## run A
==> flow/design.v (excerpt) <==
module gemm_mem(
  input wire clk,
  input wire rst,
  input wire out_rdy,
  input wire v0__read_req_rdy,
  input wire [31:0] v0__read_resp,
  input wire v0__read_resp_vld,
  input wire v0__write_completion_vld,
  input wire v0__write_req_rdy,
  input wire [31:0] v0_in,
  input wire v0_in_vld,
  input wire v1__read_req_rdy,
  input wire [31:0] v1__read_resp,
  input wire v1__read_resp_vld,
  input wire v1__write_completion_vld,
  input wire v1__write_req_rdy,
  input wire [31:0] v1_in,
  input wire v1_in_vld,
  input wire [31:0] C_rd_data,
  output wire [31:0] out,
  output wire out_vld,
  output wire [3:0] v0__read_req,
  output wire v0__read_req_vld,
  output wire v0__read_resp_rdy,
  output wire v0__write_completion_rdy,
  output wire [35:0] v0__write_req,
  output wire v0__write_req_vld,
  output wire v0_in_rdy,
  output wire [3:0] v1__read_req,
  output wire v1__read_req_vld,
  output wire v1__read_resp_rdy,
  output wire v1__write_completion_rdy,
  output wire [35:0] v1__write_req,
  output wire v1__write_req_vld,
  output wire v1_in_rdy,
  output wire [3:0] C_rd_addr,
  output wire C_rd_en,
  output wire [3:0] C_wr_addr,
  output wire [31:0] C_wr_data,
  output wire C_wr_en
);
Size: roughly 4200 cells after synthesis, ~250 flip-flops, roughly 340 I/O pins, roughly 30000 um^2 of cells after synthesis.
clock: 8.85 ns
lec_check: 0
abc_area: 1
cap_margin: 35
cell_pad_in_sites_detail_placement: 1
cell_pad_in_sites_global_placement: 1
core_margin: 4
core_utilization: 62
cts_cluster_diameter: 112
gpl_timing_driven: 1
min_routing_layer: met1
place_density_lb_addon: 0.1
slew_margin: 30
tns_end_percent: 90
run.sh (not shown) runs the stock make flow with config.mk's settings and CLKGATE_MAP_FILE=.
Run A: it failed with a tool error in 3_3_place_gp, so there are no final results.
Modified inputs, run B compared to run A
# run A
export LEC_CHECK = 0
export ABC_AREA = 1
export CAP_MARGIN = 35
export CELL_PAD_IN_SITES_DETAIL_PLACEMENT = 1
export CELL_PAD_IN_SITES_GLOBAL_PLACEMENT = 1
export CORE_MARGIN = 4
export CORE_UTILIZATION = 62
export CTS_CLUSTER_DIAMETER = 112
export GPL_TIMING_DRIVEN = 1
export MIN_ROUTING_LAYER = met1
export PLACE_DENSITY_LB_ADDON = 0.1
export SLEW_MARGIN = 30
export TNS_END_PERCENT = 90
create_clock -name core_clock -period 8.85 [get_ports {clk}]
# run B
export LEC_CHECK = 0
export CAP_MARGIN = 20
export CORE_MARGIN = 2
export CORE_UTILIZATION = 44
export SLEW_MARGIN = 20
create_clock -name core_clock -period 5.35 [get_ports {clk}]
==> results <==
Cell area after synthesis on run B is down relative to run A.
Diff run A -> run B: vertical die dimension higher; average cell area after synthesis higher; area of the die higher.
Summary of run B over run A: distinct cell type count of the synthesized netlist shows an increase of 11, multiplexer area fraction after synthesis shows an increase of 1.4 points.
The flow for run B finished, though final verification flagged negative setup slack.
--- input diff run B..run C ---
# run B
export LEC_CHECK = 0
export CAP_MARGIN = 20
export CORE_MARGIN = 2
export CORE_UTILIZATION = 44
export SLEW_MARGIN = 20
create_clock -name core_clock -period 5.35 [get_ports {clk}]
# run C
export LEC_CHECK = 0
export CAP_MARGIN = 20
export CORE_MARGIN = 2
export CORE_UTILIZATION = 40
export SLEW_MARGIN = 20
create_clock -name core_clock -period 9.0 [get_ports {clk}]
--- outcome ---
FAIL: run B; every other run in run B and run C is clean. The final report for run B shows a completed flow and a layout that fails verification, specifically negative setup slack. The hold slack was comparable across run B and run C. When run C is measured against run B, its filler cell count turns out 1222 higher. Met3 track demand over resource in global routing: run C > run B. Looking at routed wire length across run B and run C, the one that comes out higher is run B. The topmost layer with routed signal wires comes out met4 in one run and met5 in the other, namely in run B and run C respectively. Run C vs run B — global-route usage dropped 3.5 points.

---

Starting RTL as in the previous note.
// gemm_mem
module gemm_mem(
  input wire clk,
  input wire rst,
  input wire out_rdy,
  input wire v0__read_req_rdy,
  input wire [31:0] v0__read_resp,
  input wire v0__read_resp_vld,
  input wire v0__write_completion_vld,
  input wire v0__write_req_rdy,
  input wire [31:0] v0_in,
  input wire v0_in_vld,
  input wire v1__read_req_rdy,
  input wire [31:0] v1__read_resp,
  input wire v1__read_resp_vld,
  input wire v1__write_completion_vld,
  input wire v1__write_req_rdy,
  input wire [31:0] v1_in,
  input wire v1_in_vld,
  input wire [31:0] C_rd_data,
  output wire [31:0] out,
  output wire out_vld,
  output wire [3:0] v0__read_req,
  output wire v0__read_req_vld,
  output wire v0__read_resp_rdy,
  output wire v0__write_completion_rdy,
  output wire [35:0] v0__write_req,
  output wire v0__write_req_vld,
  output wire v0_in_rdy,
  output wire [3:0] v1__read_req,
  output wire v1__read_req_vld,
  output wire v1__read_resp_rdy,
  output wire v1__write_completion_rdy,
  output wire [35:0] v1__write_req,
  output wire v1__write_req_vld,
  output wire v1_in_rdy,
  output wire [3:0] C_rd_addr,
  output wire C_rd_en,
  output wire [3:0] C_wr_addr,
  output wire [31:0] C_wr_data,
  output wire C_wr_en
);
==> flow/config.mk <==
export PLATFORM = sky130hd
export DESIGN_NAME = gemm_mem
export DESIGN_NICKNAME = gemm_mem
export VERILOG_FILES = /design/flow/design.v
export SDC_FILE = /design/flow/constraint.sdc
export NUM_CORES = 4
export LEC_CHECK = 0
export ABC_AREA = 1
export CAP_MARGIN = 35
export CELL_PAD_IN_SITES_DETAIL_PLACEMENT = 2
export CELL_PAD_IN_SITES_GLOBAL_PLACEMENT = 1
export CORE_ASPECT_RATIO = 1.84
export CORE_MARGIN = 2
export CORE_UTILIZATION = 72
export CTS_CLUSTER_DIAMETER = 180
export CTS_CLUSTER_SIZE = 32
export HOLD_SLACK_MARGIN = 0.23
export MAX_ROUTING_LAYER = met5
export MIN_ROUTING_LAYER = met1
export PLACE_DENSITY_LB_ADDON = 0.27
export SETUP_SLACK_MARGIN = 2.01
export SLEW_MARGIN = 10
export TNS_END_PERCENT = 100
==> flow/constraint.sdc <==
create_clock -name core_clock -period 11.9 [get_ports {clk}]
set_input_delay 2.3800 -clock core_clock [delete_from_list [all_inputs] [get_ports {clk}]]
set_output_delay 2.3800 -clock core_clock [all_outputs]
set_load 0.01 [all_outputs]
The first run failed in 3_1_place_gp_skip_io (FLW-0024).
Rerun with:
- CAP_MARGIN: 35 -> 20
- CELL_PAD_IN_SITES_DETAIL_PLACEMENT: 2 -> not set
- CORE_UTILIZATION: 72 -> 33
- CTS_CLUSTER_SIZE: 32 -> not set
- HOLD_SLACK_MARGIN: 0.23 -> not set
- MAX_ROUTING_LAYER: met5 -> met4
- MIN_ROUTING_LAYER: met1 -> not set
- PLACE_DENSITY: not set -> 0.58
- PLACE_DENSITY_LB_ADDON: 0.27 -> not set
- SETUP_SLACK_MARGIN: 2.01 -> not set
- SLEW_MARGIN: 10 -> 20
- TNS_END_PERCENT: 100 -> 65
Effect: The changed run finished clean. Synthesized area stays the same. Die size increases by 120%. Synthesized cell count does not change.
Rerun with:
- CELL_PAD_IN_SITES_GLOBAL_PLACEMENT: 1 -> not set
- CORE_ASPECT_RATIO: 1.84 -> not set
- CORE_UTILIZATION: 33 -> 67
- CTS_CLUSTER_DIAMETER: 180 -> not set
- MAX_ROUTING_LAYER: met4 -> not set
- PLACE_DENSITY: 0.58 -> not set
- TNS_END_PERCENT: 65 -> not set
- clock period: 11.9 -> 6.57 ns (I/O delays scaled with it)
What happened:
- via count went up by 8.5%
- clock-buffer cell count falls by 1
- worst setup slack got worse by 3.9 ns
- non-clock buffer count went up by 124
- final area climbs by 2.0%
- routed wire length goes down by 9.5%
- clock skew fell by 0.026 ns
- cell count came out lower by about 9%
- power came out higher by 81%
- utilization grows by 43 points
Power figures rest on the tool's default switching activity, not on a simulated workload.
